==> flow/design.v <==
module RCServo(clk, rst, RxD_data, RCServo_pulse);
input clk;
input rst;
input [9:0] RxD_data;
output RCServo_pulse;
reg [9:0] RxD_data_reg;
always @(posedge clk) if(rst) RxD_data_reg <= 10'd0; else RxD_data_reg <= RxD_data;
parameter ClkDiv = 195;   
reg [7:0] ClkCount;
reg ClkTick;
always @(posedge clk) if(rst) ClkTick <= 1'b0; else ClkTick <= (ClkCount==ClkDiv-2);  
always @(posedge clk) if(rst) ClkCount <= 8'b0; else if(ClkTick) ClkCount <= 8'b0; else ClkCount <= ClkCount + 1'b1; 
reg [11:0] PulseCount;
always @(posedge clk) if(rst) PulseCount <= 12'b0; else if(ClkTick) PulseCount <= PulseCount + 1'b1;  
reg [9:0] RCServo_position;
always @(posedge clk) if(rst) RCServo_position <= 10'd0; else if(PulseCount==0) RCServo_position <= RxD_data_reg; 
reg RCServo_pulse;
always @(posedge clk) if(rst) RCServo_pulse <= 1'b0; else RCServo_pulse <= (PulseCount < {2'b00,RCServo_position}); 
endmodule
module multiplexerServo(select, normalSort, servoTest, muxOut);
input [0:0] select;		 
input [9:0] normalSort, servoTest;	 
output [9:0] muxOut;	 
reg [9:0] muxOut;	 
parameter normal = 1'b0, test = 1'b1;  
always@(select or normalSort or servoTest)
	begin
		case(select)
			normal:
				begin
				muxOut <= normalSort;	 
				end
			test:
				begin
				muxOut <= servoTest;	 
				end
		endcase
	end
endmodule
module multiplexerFour(select, muxOut, startOut, controllerInput, maintenanceInput, controllerStart, maintenanceStart);
input [0:0] select;	 
input controllerStart, maintenanceStart;	 
input [2:0] controllerInput, maintenanceInput;	 
output startOut;	 
output [2:0] muxOut;	 
reg startOut;
reg [2:0] muxOut;
parameter controller = 1'b0, maintenance = 1'b1; 
always@(select or controllerInput or maintenanceStart or controllerStart or maintenanceInput)
	begin
		case(select)
			controller:
				begin
				startOut <= controllerStart;	 
				muxOut <= controllerInput;	 
				end
			maintenance:
				begin
				startOut <= maintenanceStart;	 
				muxOut <= maintenanceInput;	 
				end
		endcase
	end
endmodule
module multiplexerOutput(select, normalOutput, maintenanceOutput, muxOut);
input [0:0] select;		 
input [2:0] normalOutput, maintenanceOutput;	 
output [2:0] muxOut;	 
reg [2:0] muxOut;	 
parameter normal = 1'b0, maintenance = 1'b1;  
always@(select or normalOutput or maintenanceOutput)
	begin
		case(select)
			normal:
				begin
				muxOut <= normalOutput;	 
				end
			maintenance:
				begin
				muxOut <= maintenanceOutput;	 
				end
		endcase
	end
endmodule
module multiplexerSeven(select, mbedInput, controllerOutput, maintenanceOutput);
input [0:0] select;	 
input [6:0] mbedInput;	 
output [6:0] controllerOutput, maintenanceOutput;	 
reg [6:0] controllerOutput, maintenanceOutput;	 
parameter controller = 1'b0, maintenance = 1'b1;  
always@(select or mbedInput)
	begin
		case(select)
			controller:
				begin
				controllerOutput <= mbedInput;	 
				maintenanceOutput <= 7'b0111111;	 
				end
			maintenance:
				begin
				maintenanceOutput <= mbedInput;	 
				controllerOutput <= 7'b1101110;	 
				end
		endcase
	end
endmodule
module multiplexerThree(select, controllerInput, maintenanceInput, controllerStart, maintenanceStart, startOut, muxOut);
input [0:0] select;
input [0:0] controllerStart, maintenanceStart;
input [1:0] controllerInput, maintenanceInput;
output [0:0] startOut;
output [1:0] muxOut;
reg [0:0] startOut;
reg [1:0] muxOut;
parameter controller = 1'b0, maintenance = 1'b1; 
always@(select or controllerStart or controllerInput or maintenanceStart or maintenanceInput)
	begin
		case(select)
			controller:
				begin
				startOut <= controllerStart;
				muxOut <= controllerInput;
				end
			maintenance:
				begin
				startOut <= maintenanceStart;
				muxOut <= maintenanceInput;
				end
		endcase
	end
endmodule
module controller(clk, rst, mbedInput, mbedOutput, sortStart, sortColour, dispenseStart, dispense, sortCompleteIn, dispenseCompleteIn);
input rst;
input clk;					 
input [6:0] mbedInput;		 
input sortCompleteIn, dispenseCompleteIn;
output [2:0] mbedOutput;	 
output [2:0] sortColour;	 
output [0:0] sortStart, dispenseStart;	 
output [1:0] dispense;		 
reg [6:0] mbedInput_reg;	 
reg [6:0] mbedInputCheck;
reg [0:0] sortStart;
reg [2:0] sortColour;
reg [0:0] dispenseStart;
reg [1:0] dispense;			
reg [2:0] mbedOutput;
reg sortCompleteOut, dispenseCompleteOut;
reg recieved;
reg [15:0] count;
always@(posedge clk)
	if(rst)
		begin
		mbedInput_reg <= 0;
		mbedInputCheck <= 0;
		sortStart <= 0;
		sortColour <= 0;
		dispenseStart <= 0;
		dispense <= 0;
		mbedOutput <= 0;
		sortCompleteOut <= 0;
		dispenseCompleteOut <= 0;
		recieved <= 0;
		count <= 0;
		end
	else
	begin
	if(sortCompleteIn == 1'b1)	 
		begin
		sortCompleteOut <= 1'b1;	 
		end
	if(dispenseCompleteIn == 1'b1)  
		begin
		dispenseCompleteOut <= 1'b1;  
		end
	if(mbedInputCheck != mbedInput)
		begin
		mbedInputCheck <= mbedInput;	 
		mbedInput_reg <= mbedInput;	 
		recieved <= 1'b1;	 
		sortCompleteOut <= 1'b0;	 
		dispenseCompleteOut <= 1'b0;	 
		end
	else
		begin
		if(count >= 50000)	 
			begin
			count <= 16'b0;
			recieved <= 1'b0;
			end
		else
			begin
			count <= count + 1'b1;
			end
		end
	sortStart <= mbedInput_reg[0:0];		 
	sortColour <= mbedInput_reg[3:1];	 
	dispenseStart <= mbedInput_reg[4:4];	 
	dispense <= mbedInput_reg[6:5];		 
	mbedOutput[0:0] <= recieved;		 
	mbedOutput[1:1] <= sortCompleteOut;	 
	mbedOutput[2:2] <= dispenseCompleteOut;	 
	end
endmodule
module dispense(clk, rst, start, dispense, dispenseServoRed, dispenseServoGreenBlue, complete, redLED, greenLED, blueLED);
input rst;
input clk, start;  
input [1:0] dispense;	 
output [9:0] dispenseServoRed, dispenseServoGreenBlue;	 
output complete;
output [0:0] redLED, greenLED, blueLED;
reg [3:0] state;  
reg [9:0] dispenseServoRed, dispenseServoGreenBlue;  
reg [14:0] pause;  
reg [1:0] dispense_reg, dispenseCheck;  
reg complete;
reg [0:0] redLED, greenLED, blueLED;
parameter control = 4'd0, red = 4'd1, redSecond = 4'd2, redThird = 4'd3, green = 4'd4, greenSecond = 4'd5, greenThird = 4'd6, blue = 4'd7, blueSecond = 4'd8, blueThird = 4'd9;
always@(posedge clk)
	if(rst)
		begin
		dispenseServoRed <= 10'd440;
		dispenseServoGreenBlue <= 10'd375;
		state <= 0;
		pause <= 0;
		dispense_reg <= 0;
		dispenseCheck <= 0;
		complete <= 0;
		redLED <= 0;
		greenLED <= 0;
		blueLED <= 0;
		end
	else
	begin
		if(dispense != dispenseCheck)	 
			begin
			dispenseCheck <= dispense;	 
			dispense_reg <= dispense;	 
			complete <= 1'b0;
			end
		if(start == 1'b1)	 
			begin
				case(state)
						control:		 
							begin
							if(dispense_reg == 2'b00)	 
								begin
								dispense_reg <= 2'b11;	 
								state <= red;			 
								end
							else if(dispense_reg == 2'b01)	 
								begin
								dispense_reg <= 2'b11;	 
								state <= green;			 
								end
							else if(dispense_reg == 2'b10)	 
								begin
								dispense_reg <= 2'b11;	 
								state <= blue;			 
								end
							else
								begin
								state <= control;		 
								end
							end
						red:			 
							begin
							redLED <= 1'b1;
							dispenseServoRed <= 10'd200;	 
							state <= redSecond;			 
							end
						redSecond:		 
							begin
							if(pause >= 30000)		 
								begin
								pause <= 15'b0;				 
								dispenseServoRed <= 10'd440;	 
								state <= redThird;
								end
							else
								begin
								pause <= pause + 1'b1;		 
								state <= redSecond;		 
								end
							end
						redThird:
							begin
							if(pause >= 20000)		 
								begin
								pause <= 15'b0;
								complete <= 1'b1;	 
								redLED <= 1'b0;
								state <= control;	 
								end
							else
								begin
								pause <= pause + 1'b1;
								state <= redThird;
								end
							end
						green:			 
							begin
							greenLED <= 1'b1;
							dispenseServoGreenBlue <= 10'd355;
							if(pause >= 15000)		 
								begin
								pause <= 15'b0;
								state <= greenSecond;				 
								end
							else
								begin
								pause <= pause + 1'b1;
								state <= green;
								end						
							end
						greenSecond:	 
							begin
							dispenseServoGreenBlue <= 10'd590;	 
							if(pause >= 20000)		 
								begin
								pause <= 15'b0;				 
								state <= greenThird;
								end
							else
								begin
								pause <= pause + 1'b1;		 
								state <= greenSecond;	 
								end
							end
						greenThird:
							begin
							dispenseServoGreenBlue <= 10'd375;	 
							if(pause >= 20000)		 
								begin
								pause <= 15'b0;
								complete <= 1'b1;	 
								greenLED <= 1'b0;
								state <= control;	 
								end
							else
								begin
								pause <= pause + 1'b1;
								state <= greenThird;
								end
							end
						blue:			 
							begin
							blueLED <= 1'b1;
							dispenseServoGreenBlue <= 10'd395;
							if(pause >= 15000)		 
								begin
								pause <= 15'b0;
								state <= blueSecond;			 
								end
							else
								begin
								pause <= pause + 1'b1;
								state <= blue;
								end
							end
						blueSecond:		 
							begin
							dispenseServoGreenBlue <= 10'd10;	 
							if(pause >= 20000)			 
								begin
								pause <= 15'b0;					 
								state <= blueThird;
								end
							else
								begin
								pause <= pause + 1'b1;		 
								state <= blueSecond;	 
								end
							end
						blueThird:
							begin
								dispenseServoGreenBlue <= 10'd375;	 
								if(pause >= 20000)		 
								begin
								pause <= 15'b0;
								complete <= 1'b1;	 
								blueLED <= 1'b0;
								state <= control;	 
								end
							else
								begin
								pause <= pause + 1'b1;
								state <= blueThird;
								end
							end
				endcase
			end
	end	
endmodule
module sort(clk, rst, start, colour, sortServoRedBlue, sortServoGreenOther, sortServoBinRecycle, liftUp, liftDown, complete, redLED, greenLED, blueLED);
input rst;
input clk, start;
input [2:0] colour;
output [9:0] sortServoRedBlue, sortServoGreenOther, sortServoBinRecycle;
output [0:0] liftUp, liftDown;
output complete;
output [0:0] redLED, greenLED, blueLED;
reg [9:0] sortServoRedBlue, sortServoGreenOther, sortServoBinRecycle;
reg [0:0] liftUp, liftDown;
reg [3:0] state;
reg [16:0] pause;
reg [2:0] colour_reg, colourCheck;
reg complete;
reg [0:0] redLED, greenLED, blueLED;
parameter colourSense = 4'd0, red = 4'd1, redSecond = 4'd2, green = 4'd3, greenSecond = 4'd4,
		  blue = 4'd5, blueSecond = 4'd6, bin = 4'd7, binSecond = 4'd8, binThird = 4'd9,
		  recycle = 4'd10, recycleSecond = 4'd11, recycleThird = 4'd12, lift = 4'd13, liftTwo = 4'd14, liftThree = 4'd15;
always@(posedge clk)
	if(rst)
		begin
		sortServoRedBlue <= 10'd355;
		sortServoGreenOther <= 10'd340;
		sortServoBinRecycle <= 10'd580;
		liftUp <= 1'b1;
		liftDown <= 1'b0;
		state <= 0;
		pause <= 0;
		colour_reg <= 0;
		colourCheck <= 0;
		complete <= 0;
		redLED <= 0;
		greenLED <= 0;
		blueLED <= 0;
		end
	else
	begin
		if(colour != colourCheck)
				begin
					colourCheck <= colour;
					colour_reg <= colour;
					complete <= 1'b0;
				end
		if(start == 1'b1)
			begin
				case(state)
					colourSense:					 
						begin
							if(colour_reg == 3'b000)	 
								begin
								colour_reg <= 3'b111;	 
								state <= red;
								end
							else if(colour_reg == 3'b001)  
								begin
								colour_reg <= 3'b111;	 
								state <= green;
								end
							else if(colour_reg == 3'b010)	 
								begin
								colour_reg <= 3'b111;	 
								state <= blue;
								end
							else if(colour_reg == 3'b011)	 
								begin
								colour_reg <= 3'b111;	 
								state <= bin;
								end
							else if(colour_reg == 3'b100)	 
								begin
								colour_reg <= 3'b111;	 
								state <= recycle;
								end
							else if(colour_reg == 3'b101)	 
								begin
								colour_reg <= 3'b111;	 
								state <= lift;
								end
							else
								begin
								state <= colourSense;
								end
						end
					red:							 
						begin
						redLED <= 1'b1;
						sortServoRedBlue <= 10'd570;   
							if(pause >= 20000)		 
								begin
								pause <= 17'b0;                  
								sortServoRedBlue <= 10'd355;     
								state <= redSecond;  
								end
							else
								begin
								pause <= pause + 1'b1;	 
								state <= red;	 
								end                    
						end
					redSecond:
						begin
						if(pause >= 5000)		 
							begin
							pause <= 17'b0;
							complete <= 1'b1;	 
							redLED <= 1'b0;
							state <= colourSense;  
							end
						else
							begin
							pause <= pause + 1'b1;
							state <= redSecond;
							end
						end
					green:							 
						begin
						greenLED <= 1'b1;
						sortServoGreenOther <= 10'd70; 	 
							if(pause >= 20000)		 
								begin
								pause <= 17'b0;
								sortServoGreenOther <= 10'd340;	 
								state <= greenSecond;			 
								end
							else						 
								begin
								pause <= pause + 1'b1;	 
								state <= green;			 
								end				 
						end
					greenSecond:
						begin
						if(pause >= 5000)		 
							begin
							pause <= 17'b0;
							complete <= 1'b1;	 
							greenLED <= 1'b0;
							state <= colourSense;  
							end
						else
							begin
							pause <= pause + 1'b1;	 
							state <= greenSecond;	 
							end	
						end
					blue:							 
						begin
						blueLED <= 1'b1;
						sortServoRedBlue <= 10'd185;   
							if(pause >= 20000)	 
								begin
								pause <= 17'b0;                  
								sortServoRedBlue <= 10'd355;     
								state <= blueSecond;
								end
							else
								begin
								pause <= pause + 1'b1;	 
								state <= blue;	 
								end					
						end
					blueSecond:
						begin
						if(pause >= 5000)	 
							begin
							pause <= 17'b0;
							complete <= 1'b1;	 
							blueLED <= 1'b0;
							state <= colourSense;		 
							end
						else
							begin
							pause <= pause + 1'b1;
							state <= blueSecond;
							end
						end
					bin:							 
						begin
						sortServoGreenOther <= 10'd560;	 
						sortServoBinRecycle <= 10'd350;	 
							if(pause >= 20000)	 
								begin
								pause <= 17'b0;																
								sortServoGreenOther <= 10'd340;	 
								state <= binSecond;	 
								end
							else
								begin
								pause <= pause + 1'b1;	 
								state <= bin;	 
								end			
						end
					binSecond:
						begin
						if(pause >= 20000)	 
								begin
								pause <= 17'b0;
								sortServoBinRecycle <= 10'd580;	 
								state <= binThird;
								end
							else
								begin
								pause <= pause + 1'b1;	 
								state <= binSecond;	 
								end
						end
					binThird:
						begin
						if(pause >= 5000)	 
							begin
							pause <= 17'b0;
							complete <= 1'b1;	 
							state <= colourSense;			 
							end
						else
							begin
							pause <= pause + 1'b1;
							state <= binThird;
							end
						end
					recycle:						 
						begin
						sortServoGreenOther <= 10'd560;	 
						sortServoBinRecycle <= 10'd580;	 
							if(pause >= 20000)	 
								begin
								pause <= 17'b0;								
								sortServoGreenOther <= 10'd340;	 
								state <= recycleSecond;		 
								end
							else
								begin
								pause <= pause + 1'b1;	 
								state <= recycle;	 
								end										
						end
					recycleSecond:
						begin
						if(pause >= 20000)	 
							begin
							pause <= 17'b0;
							sortServoBinRecycle <= 10'd350;	 
							state <= recycleThird;
							end
						else
							begin
							pause <= pause + 1'b1;	 
							state <= recycleSecond;	 
							end	
						end
					recycleThird:
						begin
						if(pause >= 5000)		 
							begin
							pause <= 17'b0;
							complete <= 1'b1;	 
							state <= colourSense;	 
							end
						else
							begin
							pause <= pause + 1'b1;
							state <= recycleThird;
							end
						end
					lift:				 
						begin
						liftUp <= 1'b0; 
						liftDown <= 1'b0; 
						if(pause >= 100000)	 
							begin
							pause <= 17'b0;
							state <= liftTwo;	 
							end
						else
							begin
							pause <= pause + 1'b1;
							state <= lift;
							end
						end
					liftTwo:
						begin
						liftUp <= 1'b1; 
						liftDown <= 1'b0; 
						if(pause >= 10000)		 
							begin
							pause <= 17'b0;
							state <= liftThree;
							end
						else
							begin
							pause <= pause + 1'b1;
							state <= liftTwo;
							end
						end
					liftThree:
						begin
						liftUp <= 1'b1;  
						liftDown <= 1'b1; 
						if(pause >= 100000)		 
							begin
							pause <= 17'b0;
							liftUp <= 1'b1; 
							liftDown <= 1'b0; 
							complete <= 1'b1;	 
							state <= colourSense;
							end
						else
							begin
							pause <= pause + 1'b1;
							state <= liftThree;
							end
						end
				endcase
		end
	end
endmodule
module maintenance(clk, rst, inputSignal, results, sortStart, dispenseStart, sortColour, dispense, sortComplete, dispenseComplete,
			selectRedBlue, selectGreenOther, selectBinRecycle, selectRed, selectGreenBlue, positionRedBlue, positionGreenOther, positionBinRecycle, positionRed, positionGreenBlue, state);
input rst;
input clk;
input [6:0] inputSignal;
input sortComplete, dispenseComplete;
output [2:0] results;
output [2:0] sortColour;	 
output sortStart, dispenseStart;	 
output [1:0] dispense;		 
output [9:0] positionRedBlue, positionGreenOther, positionBinRecycle, positionRed, positionGreenBlue;
output selectRedBlue, selectGreenOther, selectBinRecycle, selectRed, selectGreenBlue;
output [4:0] state;
reg [4:0] state;
reg [0:0] start;
reg [5:0] controlSignal;
reg [5:0] controlSignal_reg;
reg [5:0] controlSignalCheck;
reg [2:0] sortColour;
reg sortStart, dispenseStart;
reg [1:0] dispense;
reg [2:0] results;
reg [0:0] complete;
reg [0:0] received;
reg [14:0] pause;
reg [15:0] count;
reg [9:0] positionRedBlue, positionGreenOther, positionBinRecycle, positionRed, positionGreenBlue;
reg selectRedBlue, selectGreenOther, selectBinRecycle, selectRed, selectGreenBlue;
parameter control = 5'd0, binHopper = 5'd1, dispenseRed = 5'd2, dispenseGreen = 5'd3, dispenseBlue = 5'd4,
		  testRedBlueLeft = 5'd5, testRedBlueCentre = 5'd6, testRedBlueRight = 5'd7, testGreenOtherUp = 5'd8,
		  testGreenOtherCentre = 5'd9, testGreenOtherDown = 5'd10, testBinRecycleLeft = 5'd11,
		  testBinRecycleRight = 5'd12, testRedPush = 5'd13, testRedHome = 5'd14, testGreenBlueLeft = 5'd15,
		  testGreenBlueCentre = 5'd16, testGreenBlueRight = 5'd17, maintenanceEND = 5'd18;
always@(posedge clk)
	if(rst) results <= 3'b0; else
	begin
	results[0:0] <= received;
	results[1:1] <= complete;
	results[2:2] <= 1'b0;
	end
always@(posedge clk)
	if(rst)
		begin
		dispense <= 2'b11;
		sortColour <= 3'b111;
		state <= 0;
		pause <= 0;
		count <= 0;
		start <= 0;
		controlSignal <= 0;
		controlSignal_reg <= 0;
		controlSignalCheck <= 0;
		sortStart <= 0;
		dispenseStart <= 0;
		complete <= 0;
		received <= 0;
		positionRedBlue <= 0;
		positionGreenOther <= 0;
		positionBinRecycle <= 0;
		positionRed <= 0;
		positionGreenBlue <= 0;
		selectRedBlue <= 0;
		selectGreenOther <= 0;
		selectBinRecycle <= 0;
		selectRed <= 0;
		selectGreenBlue <= 0;
		end
	else
	begin
		controlSignal <= inputSignal[5:0];	 
		start <= inputSignal[6:6];			 
		if(controlSignal != controlSignalCheck)	 
			begin
			controlSignalCheck <= controlSignal;	 
			controlSignal_reg <= controlSignal;		 
			received <= 1'b1;	 
			complete <= 1'b0;	 
			end
		else if(count == 50000)	 
			begin
			count <= 16'b0;
			received <= 1'b0;
			end
		else
			begin
			count <= count + 1'b1;
			end
		if(start)	 
			begin
				case(state)
					control:
						begin
							if(controlSignal_reg == 6'b000001)	 
								begin
								controlSignal_reg <= 6'b111111;	 
								state <= binHopper;
								end
							else if(controlSignal_reg == 6'b000010)	 
								begin
								controlSignal_reg <= 6'b111111;	 
								state <= dispenseRed;
								end
							else if(controlSignal_reg == 6'b000011)	 
								begin
								controlSignal_reg <= 6'b111111;	 
								state <= dispenseGreen;
								end
							else if(controlSignal_reg == 6'b000100)	 
								begin
								controlSignal_reg <= 6'b111111;	 
								state <= dispenseBlue;
								end
							else if(controlSignal_reg == 6'b000101)	 
								begin
								controlSignal_reg <= 6'b111111;	 
								state <= testRedBlueLeft;
								end
							else if(controlSignal_reg == 6'b000110)	 
								begin
								controlSignal_reg <= 6'b111111;	 
								state <= testRedBlueCentre;
								end
							else if(controlSignal_reg == 6'b000111)	 
								begin
								controlSignal_reg <= 6'b111111;	 
								state <= testRedBlueRight;
								end
							else if(controlSignal_reg == 6'b001000)	 
								begin
								controlSignal_reg <= 6'b111111;	 
								state <= testGreenOtherUp;
								end
							else if(controlSignal_reg == 6'b001001)	 
								begin
								controlSignal_reg <= 6'b111111;	 
								state <= testGreenOtherCentre;
								end
							else if(controlSignal_reg == 6'b001010)	 
								begin
								controlSignal_reg <= 6'b111111;	 
								state <= testGreenOtherDown;
								end
							else if(controlSignal_reg == 6'b001011)	 
								begin
								controlSignal_reg <= 6'b111111;	 
								state <= testBinRecycleLeft;
								end
							else if(controlSignal_reg == 6'b001100)	 
								begin
								controlSignal_reg <= 6'b111111;	 
								state <= testBinRecycleRight;
								end
							else if(controlSignal_reg == 6'b001101)	 
								begin
								controlSignal_reg <= 6'b111111;	 
								state <= testRedPush;	
								end
							else if(controlSignal_reg == 6'b001110)	 
								begin
								controlSignal_reg <= 6'b111111;	 
								state <= testRedHome;
								end
							else if(controlSignal_reg == 6'b001111)	 
								begin
								controlSignal_reg <= 6'b111111;	 
								state <= testGreenBlueLeft;
								end
							else if(controlSignal_reg == 6'b010000)	 
								begin
								controlSignal_reg <= 6'b111111;	 
								state <= testGreenBlueCentre;
								end
							else if(controlSignal_reg == 6'b010001)	 
								begin
								controlSignal_reg <= 6'b111111;	 
								state <= testGreenBlueRight;
								end
							else if(controlSignal_reg == 6'b010010)	 
								begin
								controlSignal_reg <= 6'b111111;	 
								state <= maintenanceEND;
								end
							else		 
								begin
								state <= control;
								end
						end
					binHopper:			 
						begin
						sortStart <= 1'b1;	 
						sortColour <= 3'b011;	 
						if(sortComplete)	 
							begin
							sortColour <= 3'b111;	 
							sortStart <= 1'b0;		 
							complete <= 1'b1;		 
							state <= control;		
							end
						else				 
							begin
							state <= binHopper;
							end
						end
					dispenseRed:		 
						begin
						dispenseStart <= 1'b1;	 
						dispense <= 2'b00;		 
						if(dispenseComplete)	 
							begin
							dispense <= 2'b11;	 
							dispenseStart <= 1'b0;	 
							complete <= 1'b1;	 
							state <= control;	 
							end
						else
							begin
							state <= dispenseRed;	 
							end
						end
					dispenseGreen:		 
						begin
						dispenseStart <= 1'b1;	 
						dispense <= 2'b01;		 
						if(dispenseComplete)	 
							begin
							dispense <= 2'b11;	 
							dispenseStart <= 1'b0;	 
							complete <= 1'b1;	 
							state <= control;	 
							end
						else
							begin
							state <= dispenseGreen;	 
							end
						end
					dispenseBlue:		 
						begin
						dispenseStart <= 1'b1;	 
						dispense <= 2'b10;		 
						if(dispenseComplete)	 
							begin
							dispense <= 2'b11;	 
							dispenseStart <= 1'b0;	 
							complete <= 1'b1;	 
							state <= control;	 
							end
						else
							begin
							state <= dispenseBlue;  
							end
						end
					testRedBlueLeft:
						begin
						selectRedBlue <= 1'b1;
						positionRedBlue <= 10'd570;	 
						if(pause == 25000)	 
							begin
							pause <= 15'b0;	 
							complete <= 1'b1;
							state <= control;	 
							end
						else
							begin
							pause <= pause + 1'b1;
							state <= testRedBlueLeft;
							end
						end
					testRedBlueCentre:
						begin
						selectRedBlue <= 1'b1;
						positionRedBlue <= 10'd355;	 
						if(pause == 25000)	 
							begin
							pause <= 15'b0;	 
							complete <= 1'b1;
							state <= control;	 
							end
						else
							begin
							pause <= pause + 1'b1;	 
							state <= testRedBlueCentre;	 
							end
						end
					testRedBlueRight:
						begin
						selectRedBlue <= 1'b1;
						positionRedBlue <= 10'd185;	 
						if(pause == 25000)	 
							begin
							pause <= 15'b0;	 
							complete <= 1'b1;
							state <= control;	 
							end
						else
							begin
							pause <= pause + 1'b1;	 
							state <= testRedBlueRight;	 
							end
						end
					testGreenOtherUp:
						begin
						selectGreenOther <= 1'b1;
						positionGreenOther <= 10'd560;	 
						if(pause == 25000)	 
							begin
							pause <= 15'b0;	 
							complete <= 1'b1;
							state <= control;	 
							end
						else
							begin
							pause <= pause + 1'b1;	 
							state <= testGreenOtherUp;	 
							end
						end
					testGreenOtherCentre:
						begin
						selectGreenOther <= 1'b1;
						positionGreenOther <= 10'd340;	 
						if(pause == 25000)	 
							begin
							pause <= 15'b0;	 
							complete <= 1'b1;
							state <= control;	 
							end
						else
							begin
							pause <= pause + 1'b1;	 
							state <= testGreenOtherCentre;	 
							end
						end
					testGreenOtherDown:
						begin
						selectGreenOther <= 1'b1;
						positionGreenOther <= 10'd70;	 
						if(pause == 25000)	 
							begin
							pause <= 15'b0;	 
							complete <= 1'b1;
							state <= control;	 
							end
						else
							begin
							pause <= pause + 1'b1;	 
							state <= testGreenOtherDown;	 
							end
						end
					testBinRecycleLeft:
						begin
						selectBinRecycle <= 1'b1;
						positionBinRecycle <= 10'd350;	 
						if(pause == 25000)	 
							begin
							pause <= 15'b0;	 
							complete <= 1'b1;
							state <= control;	 
							end
						else
							begin
							pause <= pause + 1'b1;	 
							state <= testBinRecycleLeft;	 
							end
						end
					testBinRecycleRight:
						begin
						selectBinRecycle <= 1'b1;
						positionBinRecycle <= 10'd580;	 
						if(pause == 25000)	 
							begin
							pause <= 15'b0;	 
							complete <= 1'b1;
							state <= control;	 
							end
						else
							begin
							pause <= pause + 1'b1;	 
							state <= testBinRecycleRight;	 
							end
						end
					testRedPush:
						begin
						selectRed <= 1'b1;
						positionRed <= 10'd200;	 
						if(pause == 25000)	 
							begin
							pause <= 15'b0;	 
							complete <= 1'b1;
							state <= control;	 
							end
						else
							begin
							pause <= pause + 1'b1;	 
							state <= testRedPush;	 
							end
						end
					testRedHome:
						begin
						selectRed <= 1'b1;
						positionRed <= 10'd440;	 
						if(pause == 25000)	 
							begin
							pause <= 15'b0;	 
							complete <= 1'b1;
							state <= control;	 
							end
						else
							begin
							pause <= pause + 1'b1;	 
							state <= testRedHome;	 
							end
						end
					testGreenBlueLeft:
						begin
						selectGreenBlue <= 1'b1;
						positionGreenBlue <= 10'd550;	 
						if(pause == 25000)	 
							begin
							pause <= 15'b0;	 
							complete <= 1'b1;
							state <= control;	 
							end
						else
							begin
							pause <= pause + 1'b1;	 
							state <= testGreenBlueLeft;	 
							end
						end
					testGreenBlueCentre:
						begin
						selectGreenBlue <= 1'b1;
						positionGreenBlue <= 10'd355;	 
						if(pause == 25000)	 
							begin
							pause <= 15'b0;	 
							complete <= 1'b1;
							state <= control;	 
							end
						else
							begin
							pause <= pause + 1'b1;	 
							state <= testGreenBlueCentre;	 
							end
						end
					testGreenBlueRight:
						begin
						selectGreenBlue <= 1'b1;
						positionGreenBlue <= 10'd10;	 
						if(pause == 25000)	 
							begin
							pause <= 15'b0;	 
							complete <= 1'b1;
							state <= control;	 
							end
						else
							begin
							pause <= pause + 1'b1;	 
							state <= testGreenBlueRight;	 
							end
						end
					maintenanceEND:
						begin
						selectRedBlue <= 1'b1;
						selectGreenOther <= 1'b1;
						selectBinRecycle <= 1'b1;
						selectRed <= 1'b1;
						selectGreenBlue <= 1'b1;
						positionRedBlue <= 10'd355;
						positionGreenOther <= 10'd355;
						positionBinRecycle <= 10'd580;
						positionRed <= 10'd440;
						positionGreenBlue <= 10'd355;
						if(pause == 25000)	 
							begin
							pause <= 15'b0;
							selectRedBlue <= 1'b0;
							selectGreenOther <= 1'b0;
							selectBinRecycle <= 1'b0;
							selectRed <= 1'b0;
							selectGreenBlue <= 1'b0;
							complete <= 1'b1;
							state <= control;
							end
						else
							begin
							pause <= pause + 1'b1;
							state <= maintenanceEND;
							end
						end
				endcase
			end
	end
endmodule
module System(
	clk,
	rst,
	mbed,
	select,
	GreenBlueServoOut,
	RedServoOut,
	BinRecycleServoOut,
	RedBlueServoOut,
	GreenOtherServoOut,
	dispenseBlueLED,
	dispenseComplete,
	dispenseGreenLED,
	dispenseRedLED,
	mainState,
	mbedOutput,
	results,
	sortBlueLED,
	sortComplete,
	sortGreenLED,
	sortRedLED
);
input	clk;
input	rst;
input	[6:0] mbed;
input	[0:0] select;
output	GreenBlueServoOut;
output	RedServoOut;
output	BinRecycleServoOut;
output	RedBlueServoOut;
output	GreenOtherServoOut;
output	[0:0] dispenseBlueLED;
output	[0:0] dispenseComplete;
output	[0:0] dispenseGreenLED;
output	[0:0] dispenseRedLED;
output	[4:0] mainState;
output	[2:0] mbedOutput;
output	[2:0] results;
output	[0:0] sortBlueLED;
output	[0:0] sortComplete;
output	[0:0] sortGreenLED;
output	[0:0] sortRedLED;
wire	[1:0] conDispenseColour;
wire	[0:0] conDispenseStart;
wire	[2:0] conSortColour;
wire	[0:0] conSortStart;
wire	[2:0] controllerOutput;
wire	[0:0] dispenseComplete_ALTERA_SYNTHESIZED;
wire	[9:0] mainBinRecycle;
wire	[1:0] mainDispenseColour;
wire	[0:0] maindispenseStart;
wire	[9:0] mainGreenBlue;
wire	[9:0] mainGreenOther;
wire	[9:0] mainRed;
wire	[9:0] mainRedBlue;
wire	[2:0] mainSortColour;
wire	[0:0] mainSortStart;
wire	[2:0] maintenanceOutput;
wire	[9:0] normalBinRecycle;
wire	[9:0] normalGreenBlue;
wire	[9:0] normalGreenOther;
wire	[9:0] normalRed;
wire	[9:0] normalRedBlue;
wire	[0:0] selectBinRecycle;
wire	[0:0] selectGreenBlue;
wire	[0:0] selectGreenOther;
wire	[0:0] selectRed;
wire	[0:0] selectRedBlue;
wire	[0:0] sortComplete_ALTERA_SYNTHESIZED;
wire	[0:0] startSort;
wire	[9:0] SYNTHESIZED_WIRE_0;
wire	[9:0] SYNTHESIZED_WIRE_1;
wire	[9:0] SYNTHESIZED_WIRE_2;
wire	[2:0] SYNTHESIZED_WIRE_3;
wire	[6:0] SYNTHESIZED_WIRE_4;
wire	[6:0] SYNTHESIZED_WIRE_5;
wire	[0:0] SYNTHESIZED_WIRE_6;
wire	[1:0] SYNTHESIZED_WIRE_7;
wire	[9:0] SYNTHESIZED_WIRE_8;
wire	[9:0] SYNTHESIZED_WIRE_9;
RCServo	b2v_BinRecycleServo(.clk(clk),.rst(rst),
.RxD_data(SYNTHESIZED_WIRE_0),.RCServo_pulse(BinRecycleServoOut));
defparam	b2v_BinRecycleServo.ClkDiv = 4;
multiplexerServo	b2v_BinRecycleServoMux(.normalSort(normalBinRecycle),
.select(selectBinRecycle),.servoTest(mainBinRecycle),.muxOut(SYNTHESIZED_WIRE_0));
defparam	b2v_BinRecycleServoMux.normal = 'b0;
defparam	b2v_BinRecycleServoMux.test = 'b1;
RCServo	b2v_GreenBlueServo(.clk(clk),.rst(rst),
.RxD_data(SYNTHESIZED_WIRE_1),.RCServo_pulse(GreenBlueServoOut));
defparam	b2v_GreenBlueServo.ClkDiv = 4;
multiplexerServo	b2v_GreenBlueServoMux(.normalSort(normalGreenBlue),
.select(selectGreenBlue),.servoTest(mainGreenBlue),.muxOut(SYNTHESIZED_WIRE_1));
defparam	b2v_GreenBlueServoMux.normal = 'b0;
defparam	b2v_GreenBlueServoMux.test = 'b1;
RCServo	b2v_GreenOtherServo(.clk(clk),.rst(rst),
.RxD_data(SYNTHESIZED_WIRE_2),.RCServo_pulse(GreenOtherServoOut));
defparam	b2v_GreenOtherServo.ClkDiv = 4;
multiplexerServo	b2v_GreenOtherServoMux(.normalSort(normalGreenOther),
.select(selectGreenOther),.servoTest(mainGreenOther),.muxOut(SYNTHESIZED_WIRE_2));
defparam	b2v_GreenOtherServoMux.normal = 'b0;
defparam	b2v_GreenOtherServoMux.test = 'b1;
sort	b2v_inst(.clk(clk),.rst(rst),
.start(startSort),.colour(SYNTHESIZED_WIRE_3),.complete(sortComplete_ALTERA_SYNTHESIZED),.blueLED(sortBlueLED),.greenLED(sortGreenLED),.redLED(sortRedLED),.sortServoBinRecycle(normalBinRecycle),.sortServoGreenOther(normalGreenOther),.sortServoRedBlue(normalRedBlue));
defparam	b2v_inst.bin = 'b0111;
defparam	b2v_inst.binSecond = 'b1000;
defparam	b2v_inst.binThird = 'b1001;
defparam	b2v_inst.blue = 'b0101;
defparam	b2v_inst.blueSecond = 'b0110;
defparam	b2v_inst.colourSense = 'b0000;
defparam	b2v_inst.green = 'b0011;
defparam	b2v_inst.greenSecond = 'b0100;
defparam	b2v_inst.recycle = 'b1010;
defparam	b2v_inst.recycleSecond = 'b1011;
defparam	b2v_inst.recycleThird = 'b1100;
defparam	b2v_inst.red = 'b0001;
defparam	b2v_inst.redSecond = 'b0010;
multiplexerFour	b2v_inst11(.controllerStart(conSortStart),
.maintenanceStart(mainSortStart),.controllerInput(conSortColour),.maintenanceInput(mainSortColour),.select(select),.startOut(startSort),.muxOut(SYNTHESIZED_WIRE_3));
defparam	b2v_inst11.controller = 'b0;
defparam	b2v_inst11.maintenance = 'b1;
multiplexerOutput	b2v_inst12(.maintenanceOutput(maintenanceOutput),
.normalOutput(controllerOutput),.select(select),.muxOut(mbedOutput));
defparam	b2v_inst12.maintenance = 'b1;
defparam	b2v_inst12.normal = 'b0;
multiplexerThree	b2v_inst17(.controllerInput(conDispenseColour),
.controllerStart(conDispenseStart),.maintenanceInput(mainDispenseColour),.maintenanceStart(maindispenseStart),.select(select),.muxOut(SYNTHESIZED_WIRE_7),.startOut(SYNTHESIZED_WIRE_6));
defparam	b2v_inst17.controller = 'b0;
defparam	b2v_inst17.maintenance = 'b1;
maintenance	b2v_inst2(.clk(clk),.rst(rst),
.sortComplete(sortComplete_ALTERA_SYNTHESIZED),.dispenseComplete(dispenseComplete_ALTERA_SYNTHESIZED),.inputSignal(SYNTHESIZED_WIRE_4),.sortStart(mainSortStart),.dispenseStart(maindispenseStart),.selectRedBlue(selectRedBlue),.selectGreenOther(selectGreenOther),.selectBinRecycle(selectBinRecycle),.selectRed(selectRed),.selectGreenBlue(selectGreenBlue),.dispense(mainDispenseColour),.positionBinRecycle(mainBinRecycle),.positionGreenBlue(mainGreenBlue),.positionGreenOther(mainGreenOther),.positionRed(mainRed),.positionRedBlue(mainRedBlue),.results(maintenanceOutput),.sortColour(mainSortColour),.state(mainState));
defparam	b2v_inst2.binHopper = 'b00001;
defparam	b2v_inst2.control = 'b00000;
defparam	b2v_inst2.dispenseBlue = 'b00100;
defparam	b2v_inst2.dispenseGreen = 'b00011;
defparam	b2v_inst2.dispenseRed = 'b00010;
defparam	b2v_inst2.maintenanceEND = 'b10010;
defparam	b2v_inst2.testBinRecycleLeft = 'b01011;
defparam	b2v_inst2.testBinRecycleRight = 'b01100;
defparam	b2v_inst2.testGreenBlueCentre = 'b10000;
defparam	b2v_inst2.testGreenBlueLeft = 'b01111;
defparam	b2v_inst2.testGreenBlueRight = 'b10001;
defparam	b2v_inst2.testGreenOtherCentre = 'b01001;
defparam	b2v_inst2.testGreenOtherDown = 'b01010;
defparam	b2v_inst2.testGreenOtherUp = 'b01000;
defparam	b2v_inst2.testRedBlueCentre = 'b00110;
defparam	b2v_inst2.testRedBlueLeft = 'b00101;
defparam	b2v_inst2.testRedBlueRight = 'b00111;
defparam	b2v_inst2.testRedHome = 'b01110;
defparam	b2v_inst2.testRedPush = 'b01101;
controller	b2v_inst3(.clk(clk),.rst(rst),
.sortCompleteIn(sortComplete_ALTERA_SYNTHESIZED),.dispenseCompleteIn(dispenseComplete_ALTERA_SYNTHESIZED),.mbedInput(SYNTHESIZED_WIRE_5),.dispense(conDispenseColour),.dispenseStart(conDispenseStart),.mbedOutput(controllerOutput),.sortColour(conSortColour),.sortStart(conSortStart));
multiplexerSeven	b2v_inst4(.mbedInput(mbed),
.select(select),.controllerOutput(SYNTHESIZED_WIRE_5),.maintenanceOutput(SYNTHESIZED_WIRE_4));
defparam	b2v_inst4.controller = 'b0;
defparam	b2v_inst4.maintenance = 'b1;
dispense	b2v_inst6(.clk(clk),.rst(rst),
.start(SYNTHESIZED_WIRE_6),.dispense(SYNTHESIZED_WIRE_7),.complete(dispenseComplete_ALTERA_SYNTHESIZED),.blueLED(dispenseBlueLED),.dispenseServoGreenBlue(normalGreenBlue),.dispenseServoRed(normalRed),.greenLED(dispenseGreenLED),.redLED(dispenseRedLED));
defparam	b2v_inst6.blue = 'b0111;
defparam	b2v_inst6.blueSecond = 'b1000;
defparam	b2v_inst6.blueThird = 'b1001;
defparam	b2v_inst6.control = 'b0000;
defparam	b2v_inst6.green = 'b0100;
defparam	b2v_inst6.greenSecond = 'b0101;
defparam	b2v_inst6.greenThird = 'b0110;
defparam	b2v_inst6.red = 'b0001;
defparam	b2v_inst6.redSecond = 'b0010;
defparam	b2v_inst6.redThird = 'b0011;
RCServo	b2v_RedBlueServo(.clk(clk),.rst(rst),
.RxD_data(SYNTHESIZED_WIRE_8),.RCServo_pulse(RedBlueServoOut));
defparam	b2v_RedBlueServo.ClkDiv = 4;
multiplexerServo	b2v_RedBlueServoMux(.normalSort(normalRedBlue),
.select(selectRedBlue),.servoTest(mainRedBlue),.muxOut(SYNTHESIZED_WIRE_8));
defparam	b2v_RedBlueServoMux.normal = 'b0;
defparam	b2v_RedBlueServoMux.test = 'b1;
RCServo	b2v_RedServo(.clk(clk),.rst(rst),
.RxD_data(SYNTHESIZED_WIRE_9),.RCServo_pulse(RedServoOut));
defparam	b2v_RedServo.ClkDiv = 4;
multiplexerServo	b2v_RedServoMux(.normalSort(normalRed),
.select(selectRed),.servoTest(mainRed),.muxOut(SYNTHESIZED_WIRE_9));
defparam	b2v_RedServoMux.normal = 'b0;
defparam	b2v_RedServoMux.test = 'b1;
assign	dispenseComplete = dispenseComplete_ALTERA_SYNTHESIZED;
assign	results = maintenanceOutput;
assign	sortComplete = sortComplete_ALTERA_SYNTHESIZED;
endmodule
==> flow/run.sh <==
#!/bin/bash
# the make line also repeats each setting of config.mk as NAME=value (left out here)
make -C /OpenROAD-flow-scripts/flow DESIGN_CONFIG=/design/flow/config.mk WORK_HOME=/design/flow/orfs CLKGATE_MAP_FILE= finish
==> flow/config.mk <==
export PLATFORM = sky130hd
export DESIGN_NAME = System
export DESIGN_NICKNAME = System
export VERILOG_FILES = /design/flow/design.v
export SDC_FILE = /design/flow/constraint.sdc
export NUM_CORES = 4
export LEC_CHECK = 0
export CAP_MARGIN = 20
export CORE_MARGIN = 2
export CORE_UTILIZATION = 36
export CTS_CLUSTER_DIAMETER = 211
export SLEW_MARGIN = 20
==> flow/constraint.sdc <==
create_clock -name core_clock -period 2.48 [get_ports {clk}]
set_input_delay 0.4960 -clock core_clock [delete_from_list [all_inputs] [get_ports {clk}]]
set_output_delay 0.4960 -clock core_clock [all_outputs]
set_load 0.01 [all_outputs]
==> results of run 1 <==
-- metal layers --
metal  up-vias  global-route usage
met2       188              0.2562
met1      6530              0.1919
li1       7038                   -
met4         0             0.04849
met5         -                   0
met3        59             0.02639
-- through the flow --
| step | cells | setup TNS (ns) | worst slack, ns | util | cell area, µm² |
|---|---|---|---|---|---|
| floorplan | 2009 | 0 | 0.2841 | - | 17550 |
| global placement | 2641 | -5.138 | -0.2692 | 0.3932 | 18850 |
| finish | 2717 | 0 | 0.1085 | 0.4227 | 20260 |
| CTS | 2717 | 0 | 0.06198 | 0.4227 | 20260 |
| detailed placement | 2641 | -7.378 | -0.2865 | 0.3932 | 18850 |
| global route | 2717 | 0 | 0.02808 | 0.4227 | 20260 |
-- final cells by class --
cell class                 instances  area share
multi-input combinational       1432      0.4367
sequential                       400      0.3952
clock buffer                      64     0.06255
timing repair buffer              98     0.04279
tap                              615     0.03797
inverter                          96     0.01778
clock inverter                    12    0.007101
==> run_results.csv, run 1 <==
group,metric,value,unit
worst_setup_path,required,1.98,ns
power_and_ir_drop,ir_drop,0.6295,mV
grt,grtUsageTotal,0.1501,
logic_synthesis,syn_inst,2009,
layout,regArea,8008,µm²
hold_path,hp-class,"primary input to flop",
logic_synthesis,yosysWarnings,10,
routing,route.met2.wl,17.62,mm
logic_synthesis,ff_type,"dfxtp_1",
grt,grt_max_degree,65,
logic_synthesis,synthTopLogicFamily,"simple AND/OR/NAND/NOR gates",
power_and_ir_drop,switchingPower,3.087,mW
routing,maxUsedRoutingLayer,"met4",
worst_setup_path,cp_cell_sequence,"dlygate4sd2_1, buf_4, buf_4, mux2_2, clkdlybuf4s50_1",
power_and_ir_drop,comb_power,718,µW
die,fp-utilization,0.3661,
power_and_ir_drop,power_leader,"registers",
grt,grt-ovfl-total,0,
clock_tree,postCtsResizedCells,3,
hold_path,hold_start,"rst",
routing,num_vias,13820,
logic_synthesis,ys_sh_xor,0.07334,
worst_setup_path,cpMostUsedCell,"buf_4",
power_and_ir_drop,p_seq,6.69,mW
grt,grt_first_pass_wirelength,64.02,mm
worst_setup_path,crit_end,"mbedOutput[0]",
layout,comb_area,8848,µm²
worst_setup_path,r2r_cells,6,
worst_setup_path,cp-start-kind,"primary input",
die,core,47950,µm²
worst_setup_path,r2r_setup_slack,0.29,ns
logic_synthesis,yosysSeqAreaShare,0.4562,
layout,area_delta_synth_final,15.44,%
power_and_ir_drop,power,13.83,mW
power_and_ir_drop,switching_share,0.2232,
worst_setup_path,path_class,"primary input to output pin",
die,dieArea,50540,µm²
final_timing,worst_slew_pin_slew,0.9944,ns
worst_setup_path,cp_top_family,"buffers and inverters",
final_timing,hold_violations,0,
worst_setup_path,cp.depth,5,
worst_setup_path,slowest_delay,0.48,ns
layout,n_fill_cell,4649,
worst_setup_path,crit_path_start,"select[0]",
clock_tree,cts-buffers-inserted,43,
logic_synthesis,synthTopCellsByCount,"dfxtp_1, nor2_1, nand2_1",
final_timing,rsz0062_at_grt,"false",
final_timing,post-route-period-util,0.9562,
die,fp.dieH,224.8,µm
final_timing,fmax,421.7,MHz
routing,drt-pass1-iter-count,5,
logic_synthesis,area_leaders,"dfxtp_1, nor2_1, xor2_1",
die,fp.dieW,224.8,µm
clock_tree,htreeDepth,2,
logic_synthesis,ys_chip_area,17550,µm²
worst_setup_path,cp_max_fo,7,
die,ioPinCount,34,
logic_synthesis,async_reset_ff_frac,0,
routing,ant_nets,0,
logic_synthesis,most_common_cell,"dfxtp_1",
worst_setup_path,r2r_start,"b2v_inst2.state[2]",
placement,gp_congestion,0.8302,
power_and_ir_drop,power_frac_clock,0.464,
grt,grt_pass1_vias,13280,
clock_tree,cts_tree,"done",
logic_synthesis,synth-edff-count,0,
power_and_ir_drop,powerClk,6.42,mW
worst_setup_path,cp_slowest_cell,"clkdlybuf4s50_1",
logic_synthesis,synth_flop_count,400,
routing,initialDrtViolationCount,652,
clock_tree,cts.sinks,400,
run_status,status,"complete, no violations",
final_timing,timing.hold.ws,0.2462,ns
logic_synthesis,ys_sh_mux,0.04198,
worst_setup_path,timing.rr.end,"b2v_inst2.pause[13]",
clock_tree,cts-root-buf,"clkbuf_16",
worst_setup_path,cp-end-kind,"output pin",
routing,drt-total-wl,37.60,mm
clock_tree,clock_path_buffers,3,
routing,antenna_cells_inserted,0,
power_and_ir_drop,seq_power_share,0.484,
hold_path,hold_end,"b2v_inst2.count[11]",
worst_setup_path,cp_num_buf_inv,4,
logic_synthesis,syn_nets,2088,
logic_synthesis,post-synth-top-area-fraction,0.4562,
clock_tree,path_clk_slew,0.06,ns
logic_synthesis,yosysUniqueCellTypes,74,
flow_run,drv_cap,0,
logic_synthesis,synth.cell_area,17550,µm²
power_and_ir_drop,intPower,10.74,mW
layout,final_nets,2150,
placement,portBuffers,32,
clock_tree,clock_latency,0.56,ns
logic_synthesis,yosys.area_share.simple,0.2258,
final_timing,finClkSkew,0.01641,ns
logic_synthesis,top_area_cell,"dfxtp_1",
logic_synthesis,synth_area_per_cell,8.738,µm²
routing,wl_met3,1.471,mm
final_timing,setup_viol,0,
logic_synthesis,ys_cells,2009,
placement,dp_hpwl,26.45,mm
flow_run,openroad.warnings,47,
logic_synthesis,fa_ha_area_frac,0.04918,
grt,antenna_found_initial,0,
power_and_ir_drop,leakagePower,7.803,nW
routing,drc,0,
final_timing,post-route-min-period,2.371,ns
final_timing,slew_headroom,0.3356,
worst_setup_path,cp.arrival,1.88,ns
final_timing,maxSlewViolCount,0,
hold_path,holdPathStages,2,
routing,met1_length,17.67,mm
power_and_ir_drop,pwr-share-comb,0.052,
routing,via_per_inst,5.085,
power_and_ir_drop,cellPowerDensity,682.3,nW/µm²
logic_synthesis,synth-compound-area-share,0.1131,
routing,wire_per_inst,13.84,µm
clock_tree,hold_buffers,0,
clock_tree,postCtsSetupBuffers,0,
die,rows,80,
==> inputs of run 2 (changes only) <==
- CORE_UTILIZATION: 36 -> 68
- CTS_CLUSTER_DIAMETER: 211 -> default
- clock period: 2.48 -> 4.39 ns (I/O delays scaled with it)
==> run_results.csv, run 2 <==
group,metric,value,unit
worst_setup_path,cp_cell_sequence,"clkdlybuf4s50_1, buf_4, mux2_2, clkdlybuf4s50_1",
logic_synthesis,synth-edff-count,0,
final_timing,slew_headroom,0.3569,
worst_setup_path,cp-start-kind,"primary input",
placement,gp_congestion,0.8787,
final_timing,fmax,291.4,MHz
logic_synthesis,yosysSeqAreaShare,0.4562,
worst_setup_path,r2r_setup_slack,1.90,ns
routing,antenna_cells_inserted,0,
flow_run,drv_cap,0,
logic_synthesis,ff_type,"dfxtp_1",
logic_synthesis,async_reset_ff_frac,0,
logic_synthesis,synth-compound-area-share,0.1131,
worst_setup_path,cp.depth,4,
routing,ant_nets,0,
worst_setup_path,cp-end-kind,"output pin",
worst_setup_path,cp_max_fo,34,
die,fp.dieH,164.7,µm
routing,drt-pass1-iter-count,5,
hold_path,hp-class,"flop to flop",
worst_setup_path,crit_path_start,"select[0]",
layout,regArea,8008,µm²
clock_tree,cts_tree,"done",
clock_tree,clock_latency,0.53,ns
logic_synthesis,top_area_cell,"dfxtp_1",
worst_setup_path,cp_slowest_cell,"clkdlybuf4s50_1",
worst_setup_path,required,3.51,ns
logic_synthesis,synth_flop_count,400,
final_timing,post-route-min-period,3.432,ns
clock_tree,cts-root-buf,"clkbuf_16",
worst_setup_path,path_class,"primary input to output pin",
routing,via_per_inst,5.781,
power_and_ir_drop,pwr-share-comb,0.046,
grt,grt_pass1_vias,13160,
clock_tree,path_clk_slew,0.06,ns
power_and_ir_drop,power_frac_clock,0.479,
clock_tree,postCtsSetupBuffers,0,
logic_synthesis,yosys.area_share.simple,0.2258,
clock_tree,postCtsResizedCells,0,
power_and_ir_drop,p_seq,3.78,mW
routing,wire_per_inst,15.13,µm
power_and_ir_drop,comb_power,369,µW
final_timing,post-route-period-util,0.7818,
final_timing,rsz0062_at_grt,"false",
logic_synthesis,ys_sh_xor,0.07334,
logic_synthesis,syn_nets,2088,
layout,area_delta_synth_final,11.40,%
final_timing,setup_viol,0,
run_status,status,"complete, no violations",
power_and_ir_drop,switchingPower,1.705,mW
grt,grt_first_pass_wirelength,60.94,mm
routing,initialDrtViolationCount,934,
hold_path,holdPathStages,1,
worst_setup_path,timing.rr.end,"b2v_inst2.count[7]",
layout,final_util,0.7744,
worst_setup_path,cp_num_buf_inv,3,
power_and_ir_drop,power_leader,"the clock network",
clock_tree,clock_path_buffers,3,
clock_tree,hold_buffers,0,
routing,num_vias,13740,
die,fp-utilization,0.6951,
grt,grt_max_degree,66,
logic_synthesis,ys_sh_mux,0.04198,
logic_synthesis,syn_inst,2009,
worst_setup_path,cp_top_family,"buffers and inverters",
final_timing,maxSlewViolCount,0,
die,ioPinCount,34,
logic_synthesis,area_leaders,"dfxtp_1, nor2_1, xor2_1",
logic_synthesis,synth.cell_area,17550,µm²
final_timing,worst_slew_pin_slew,0.9647,ns
clock_tree,htreeDepth,2,
die,fp.dieW,164.7,µm
logic_synthesis,ys_chip_area,17550,µm²
logic_synthesis,yosysWarnings,10,
layout,n_fill_cell,1828,
final_timing,finalSetupTns,0,ns
grt,grtUsageTotal,0.2678,
final_timing,finClkSkew,0.01425,ns
logic_synthesis,synthTopCellsByCount,"dfxtp_1, nor2_1, nand2_1",
grt,antenna_found_initial,0,
logic_synthesis,synth_area_per_cell,8.738,µm²
die,core,25250,µm²
die,rows,58,
power_and_ir_drop,cellPowerDensity,407.9,nW/µm²
power_and_ir_drop,powerClk,3.82,mW
worst_setup_path,slowest_delay,0.49,ns
worst_setup_path,cpMostUsedCell,"clkdlybuf4s50_1",
placement,portBuffers,32,
placement,dp_hpwl,23.79,mm
routing,drt-total-wl,35.96,mm
worst_setup_path,cp.arrival,2.55,ns
power_and_ir_drop,leakagePower,7.561,nW
worst_setup_path,r2r_cells,7,
layout,final_nets,2094,
logic_synthesis,fa_ha_area_frac,0.04918,
power_and_ir_drop,seq_power_share,0.474,
final_timing,timing.hold.ws,0.4580,ns
logic_synthesis,post-synth-top-area-fraction,0.4562,
clock_tree,cts-buffers-inserted,41,
worst_setup_path,crit_end,"mbedOutput[0]",
layout,comb_area,8851,µm²
flow_run,openroad.warnings,49,
logic_synthesis,ys_cells,2009,
routing,drc,0,
final_timing,hold_violations,0,
power_and_ir_drop,intPower,6.271,mW
die,dieArea,27120,µm²
logic_synthesis,most_common_cell,"dfxtp_1",
grt,grt-ovfl-total,0,
hold_path,hold_end,"b2v_BinRecycleServo.ClkCount[0]",
power_and_ir_drop,switching_share,0.2138,
clock_tree,cts.sinks,400,
worst_setup_path,r2r_start,"b2v_inst2.controlSignal[1]",
power_and_ir_drop,ir_drop,0.3998,mV
logic_synthesis,synthTopLogicFamily,"simple AND/OR/NAND/NOR gates",
logic_synthesis,yosysUniqueCellTypes,74,
hold_path,hold_start,"b2v_BinRecycleServo.ClkCount[0]",
## run 2: through the flow
stage / instances / setup slack (ns) / cell area (µm²) / power, mW
floorplan: 2009 / 1.717 / 17550 / 4.124
global placement: 2302 / 0.9818 / 18040 / 4.214
detailed placement: 2302 / 0.9345 / 18040 / 4.226
CTS: 2377 / 0.9517 / 19550 / 8.029
global route: 2377 / 0.8876 / 19560 / 8.215
finish: 2377 / 0.9577 / 19560 / 7.976
## run 2: per-layer routing
layer  track usage  share of wire
met5             0              0
met4       0.07668          0.018
met2        0.4629           0.48
met1        0.3482           0.46
met3       0.04093          0.043
## run 2: final cells by class
type	instances	area share
well taps	330	0.02111
multi-input cells	1432	0.4526
inverters	96	0.01843
repair buffers	44	0.02118
flip-flops and latches	400	0.4095
clock buffers	58	0.06200
clock inverters	17	0.01523
==> inputs of run 3 (changes only) <==
- ABC_AREA: default -> 1
- CAP_MARGIN: 20 -> 40
- CORE_UTILIZATION: 68 -> 72
- CTS_CLUSTER_SIZE: default -> 96
- TNS_END_PERCENT: default -> 35
- clock period: 4.39 -> 5.38 ns (I/O delays scaled with it)
==> run_results.csv, run 3 <==
group,metric,value,unit
placement,dp_hpwl,27.16,mm
logic_synthesis,most_common_cell,"nand2_1",
final_timing,slew_headroom,0.5118,
logic_synthesis,yosysUniqueCellTypes,55,
worst_setup_path,cp-end-kind,"output pin",
routing,antenna_cells_inserted,0,
clock_tree,postCtsSetupBuffers,0,
worst_setup_path,cp_num_buf_inv,3,
worst_setup_path,cp.arrival,2.87,ns
clock_tree,cts-root-buf,"clkbuf_16",
logic_synthesis,yosys.area_share.simple,0.2864,
routing,drt-pass1-iter-count,6,
worst_setup_path,cp_slowest_cell,"clkdlybuf4s50_1",
final_timing,worst_slew_pin_slew,0.7296,ns
logic_synthesis,ys_sh_mux,0,
clock_tree,postCtsResizedCells,0,
final_timing,fin_ws,1.437,ns
die,ioPinCount,34,
placement,portBuffers,32,
grt,grtUsageTotal,0.2943,
logic_synthesis,ys_chip_area,18630,µm²
power_and_ir_drop,comb_power,429,µW
power_and_ir_drop,switching_share,0.2281,
power_and_ir_drop,cellPowerDensity,316.9,nW/µm²
final_timing,timing.hold.ws,0.4250,ns
hold_path,hp-class,"flop to flop",
power_and_ir_drop,pwr-share-comb,0.066,
logic_synthesis,synthTopCellsByCount,"nand2_1, dfxtp_1, nor2_1",
logic_synthesis,yosysWarnings,10,
run_status,status,"complete, no violations",
logic_synthesis,async_reset_ff_frac,0,
layout,final_nets,2678,
worst_setup_path,path_class,"primary input to output pin",
logic_synthesis,top_area_cell,"dfxtp_1",
power_and_ir_drop,leakagePower,8.464,nW
logic_synthesis,synth.cell_area,18630,µm²
logic_synthesis,syn_nets,2650,
routing,drt-total-wl,40.25,mm
logic_synthesis,synth-edff-count,0,
power_and_ir_drop,p_seq,3.11,mW
routing,ant_nets,0,
worst_setup_path,required,4.30,ns
worst_setup_path,timing.rr.end,"b2v_inst2.positionRedBlue[7]",
die,rows,58,
hold_path,holdPathStages,2,
final_timing,setup_viol,0,
logic_synthesis,syn_inst,2571,
logic_synthesis,synth_area_per_cell,7.248,µm²
die,dieArea,27180,µm²
worst_setup_path,r2r_cells,5,
final_timing,finalSetupTns,0,ns
worst_setup_path,cp-start-kind,"primary input",
routing,via_per_inst,5.638,
clock_tree,clock_path_buffers,3,
worst_setup_path,crit_path_start,"select[0]",
layout,final_util,0.8139,
worst_setup_path,crit_end,"mbedOutput[0]",
routing,initialDrtViolationCount,1227,
power_and_ir_drop,intPower,5.043,mW
final_timing,post-route-period-util,0.7329,
hold_path,hold_end,"b2v_inst2.results[0]",
logic_synthesis,synthTopLogicFamily,"simple AND/OR/NAND/NOR gates",
clock_tree,cts-buffers-inserted,41,
worst_setup_path,slowest_delay,0.75,ns
logic_synthesis,area_leaders,"dfxtp_1, nand2_1, nor2_1",
final_timing,rsz0062_at_grt,"false",
worst_setup_path,cp.depth,5,
clock_tree,cts_tree,"done",
grt,grtUsageMet2,0.5318,
die,fp.dieW,164.9,µm
grt,grt_pass1_vias,15540,
grt,antenna_found_initial,0,
logic_synthesis,post-synth-top-area-fraction,0.4297,
worst_setup_path,cp_max_fo,19,
logic_synthesis,ys_cells,2571,
clock_tree,clock_latency,0.53,ns
clock_tree,hold_buffers,0,
logic_synthesis,ys_sh_xor,0.02303,
final_timing,maxSlewViolCount,0,
clock_tree,cts.sinks,400,
die,fp-utilization,0.7357,
final_timing,fmax,253.6,MHz
routing,num_vias,16680,
final_timing,finClkSkew,0.01113,ns
routing,drc,0,
power_and_ir_drop,switchingPower,1.490,mW
grt,grt_busiest_layer,"met2",
power_and_ir_drop,power_frac_clock,0.459,
flow_run,openroad.warnings,51,
worst_setup_path,r2r_setup_slack,3.15,ns
power_and_ir_drop,power_leader,"registers",
flow_run,drv_cap,0,
clock_tree,path_clk_slew,0.06,ns
worst_setup_path,cp_top_family,"buffers and inverters",
final_timing,hold_violations,0,
worst_setup_path,cp_cell_sequence,"clkdlybuf4s50_1, inv_2, nand2_1, nand2_1, clkdlybuf4s50_1",
grt,met3_usage,0.04345,
grt,grt_first_pass_wirelength,67.39,mm
power_and_ir_drop,powerClk,3.00,mW
placement,pre_cts_ws,1.455,ns
worst_setup_path,r2r_start,"b2v_inst2.start",
layout,area_delta_synth_final,10.62,%
logic_synthesis,fa_ha_area_frac,0.04633,
logic_synthesis,ff_type,"dfxtp_1",
grt,grt_max_degree,145,
final_timing,post-route-min-period,3.943,ns
grt,grt-ovfl-total,0,
logic_synthesis,synth-compound-area-share,0.1266,
logic_synthesis,synth_flop_count,400,
hold_path,hold_start,"b2v_inst2.received",
power_and_ir_drop,ir_drop,0.3538,mV
logic_synthesis,yosysSeqAreaShare,0.4297,
clock_tree,htreeDepth,2,
die,fp.dieH,164.9,µm
placement,gp_congestion,0.9103,
die,core,25330,µm²
power_and_ir_drop,seq_power_share,0.476,
grt,use_met1,0.3635,
routing,wire_per_inst,13.60,µm
[run 3: metrics by stage]
step	std cells	cell area (µm²)	power, mW
global placement	2885	19150	3.568
CTS	2958	20590	6.546
global route	2959	20610	6.736
detailed placement	2885	19150	3.588
floorplan	2571	18630	3.472
finish	2959	20610	6.533
[run 3: area by class of cell]
type                       instances  area (µm²)
multi-input combinational       1754        8992
timing repair buffer              38       395.4
sequential                       400        8008
fill                            1777        4713
inverter                         364        1369
clock inverter                    17       241.5
tap                              330       412.9
clock buffer                      56        1195
[run 3: routing by layer]
layer | wire length [µm] | part of all wire
met1 | 17880 | 0.44
met2 | 19380 | 0.48
met3 | 2060 | 0.051
met4 | 927 | 0.023
met5 | 0 | 0
==> inputs of run 4 (changes only) <==
- ABC_AREA: 1 -> default
- CAP_MARGIN: 40 -> 20
- CTS_CLUSTER_DIAMETER: default -> 379
- CTS_CLUSTER_SIZE: 96 -> 10
- HOLD_SLACK_MARGIN: default -> 0.3
- PLACE_DENSITY_LB_ADDON: default -> 0.2
- SETUP_SLACK_MARGIN: default -> 0.94
- TNS_END_PERCENT: 35 -> default
- clock period: 5.38 -> 3.16 ns (I/O delays scaled with it)
==> run_results.csv, run 4 <==
group,metric,value,unit
final_timing,post-route-period-util,0.7005,
hold_path,hold_end,"b2v_inst3.mbedInput_reg[3]",
power_and_ir_drop,power_leader,"registers",
logic_synthesis,synth-compound-area-share,0.1131,
power_and_ir_drop,switchingPower,2.299,mW
worst_setup_path,cp_cell_sequence,"clkdlybuf4s50_1",
clock_tree,cts_tree,"done",
routing,ant_nets,0,
grt,grtUsageTotal,0.2945,
flow_run,openroad.warnings,49,
placement,placedCellCount,2309,
power_and_ir_drop,comb_power,575,µW
logic_synthesis,most_common_cell,"dfxtp_1",
grt,grt_first_pass_wirelength,64.19,mm
routing,drt-pass1-iter-count,6,
placement,dp_hpwl,25.34,mm
clock_tree,cts-buffers-inserted,45,
clock_tree,clock_path_buffers,3,
final_timing,rsz0062_at_grt,"false",
worst_setup_path,cp.arrival,1.58,ns
clock_tree,cts.sinks,400,
die,dieArea,25650,µm²
worst_setup_path,cp_max_fo,6,
logic_synthesis,fa_ha_area_frac,0.04918,
logic_synthesis,synthTopCellsByCount,"dfxtp_1, nor2_1, nand2_1",
logic_synthesis,ys_cells,2009,
final_timing,finClkSkew,0.01037,ns
clock_tree,cts-root-buf,"clkbuf_16",
logic_synthesis,yosysSeqAreaShare,0.4562,
worst_setup_path,cp_num_buf_inv,1,
worst_setup_path,r2r_start,"b2v_inst3.mbedInput_reg[5]",
die,fp-utilization,0.7282,
logic_synthesis,ys_chip_area,17550,µm²
die,fp.dieW,160.1,µm
run_status,status,"complete, no violations",
routing,drc,0,
routing,antenna_cells_inserted,0,
worst_setup_path,required,2.53,ns
worst_setup_path,cp-end-kind,"output pin",
final_timing,timing.hold.ws,0.4356,ns
routing,via_per_inst,5.985,
logic_synthesis,syn_nets,2088,
routing,wire_per_inst,16.26,µm
grt,grt_pass1_vias,13830,
power_and_ir_drop,power_frac_clock,0.434,
worst_setup_path,crit_end,"sortComplete[0]",
flow_run,drv_cap,0,
worst_setup_path,crit_path_start,"b2v_inst.complete",
power_and_ir_drop,intPower,8.004,mW
die,fp.dieH,160.1,µm
worst_setup_path,path_class,"flop to output pin",
clock_tree,htreeDepth,2,
final_timing,fmax,451.8,MHz
logic_synthesis,yosysWarnings,10,
final_timing,worst_slew_pin_slew,0.8113,ns
die,core,24110,µm²
layout,final_nets,2122,
power_and_ir_drop,pwr-share-comb,0.056,
hold_path,hp-class,"primary input to flop",
logic_synthesis,syn_inst,2009,
power_and_ir_drop,leakagePower,7.643,nW
layout,regArea,8015,µm²
worst_setup_path,r2r_setup_slack,0.99,ns
hold_path,holdPathStages,3,
logic_synthesis,post-synth-top-area-fraction,0.4562,
logic_synthesis,synth-edff-count,0,
worst_setup_path,cp.depth,1,
routing,initialDrtViolationCount,1052,
power_and_ir_drop,ir_drop,0.4402,mV
worst_setup_path,timing.rr.end,"b2v_inst3.count[7]",
logic_synthesis,synth.cell_area,17550,µm²
clock_tree,clock_latency,0.54,ns
worst_setup_path,r2r_cells,6,
logic_synthesis,ys_sh_mux,0.04198,
logic_synthesis,yosysUniqueCellTypes,74,
hold_path,hold_start,"select[0]",
worst_setup_path,cp_slowest_cell,"clkdlybuf4s50_1",
placement,gp_congestion,0.8718,
final_timing,hold_violations,0,
die,ioPinCount,34,
clock_tree,path_clk_slew,0.05,ns
layout,area_delta_synth_final,11.37,%
power_and_ir_drop,powerClk,4.47,mW
layout,layoutNonFillerInstCount,2368,
routing,drt-total-wl,38.51,mm
worst_setup_path,cp-start-kind,"flop",
power_and_ir_drop,p_seq,5.26,mW
routing,num_vias,14170,
logic_synthesis,area_leaders,"dfxtp_1, nor2_1, xor2_1",
power_and_ir_drop,seq_power_share,0.511,
layout,n_fill_cell,1559,
grt,antenna_found_initial,0,
logic_synthesis,synth_area_per_cell,8.738,µm²
logic_synthesis,synth_flop_count,400,
worst_setup_path,cp_top_family,"buffers and inverters",
logic_synthesis,async_reset_ff_frac,0,
final_timing,setup_viol,0,
power_and_ir_drop,cellPowerDensity,527.1,nW/µm²
final_timing,maxSlewViolCount,0,
logic_synthesis,yosys.area_share.simple,0.2258,
die,rows,57,
worst_setup_path,slowest_delay,0.59,ns
grt,grt-ovfl-total,0,
power_and_ir_drop,switching_share,0.2232,
logic_synthesis,ys_sh_xor,0.07334,
clock_tree,hold_buffers,0,
logic_synthesis,synthTopLogicFamily,"simple AND/OR/NAND/NOR gates",
logic_synthesis,top_area_cell,"dfxtp_1",
grt,grt_max_degree,69,
final_timing,slew_headroom,0.4550,
layout,comb_area,8980,µm²
logic_synthesis,ff_type,"dfxtp_1",
placement,portBuffers,32,
final_timing,post-route-min-period,2.213,ns
[run 4: what timing repair did]
action / 4_1_cts / 5_1_grt
cloned: 2 / 0
endpoints found under the setup margin: 76 / 50
pin swaps: 5 / 6
hold endpoints to repair: 0 / 0
resized: 27 / 15
setup buffers: 1 / 8
[run 4: area by class of cell]
type | instances | share of cell area
Clock inverter | 1 | 0.0004480
Tap cell | 324 | 0.02074
Inverter | 96 | 0.01843
Multi-Input combinational cell | 1434 | 0.4593
Clock buffer | 47 | 0.06016
Timing Repair Buffer | 66 | 0.03091
Sequential cell | 400 | 0.4100
[run 4: routing by layer]
metal,share of wire,GRT usage,vias up
met1,0.43,0.3678,6731
met2,0.50,0.5224,399
li1,-,-,6957
met3,0.051,0.04442,85
met4,0.024,0.09869,0
met5,0,0,-
[run 4: stage by stage]
step           cell area (µm²)  setup WS (ns)  TNS, ns    util  power, mW
2_1_floorplan            17560         0.8628        0       -      5.731
3_3_place_gp             18160        0.06461        0  0.7532      5.860
3_5_place_dp             18160       -0.04308  -0.2365  0.7532      5.891
4_1_cts                  19430         0.9219        0  0.8061      10.32
5_1_grt                  19550         0.8827        0  0.8110      10.61
6_report                 19550         0.9465        0  0.8110      10.30
No activity file was given, so power comes from the tool's default toggle rates.
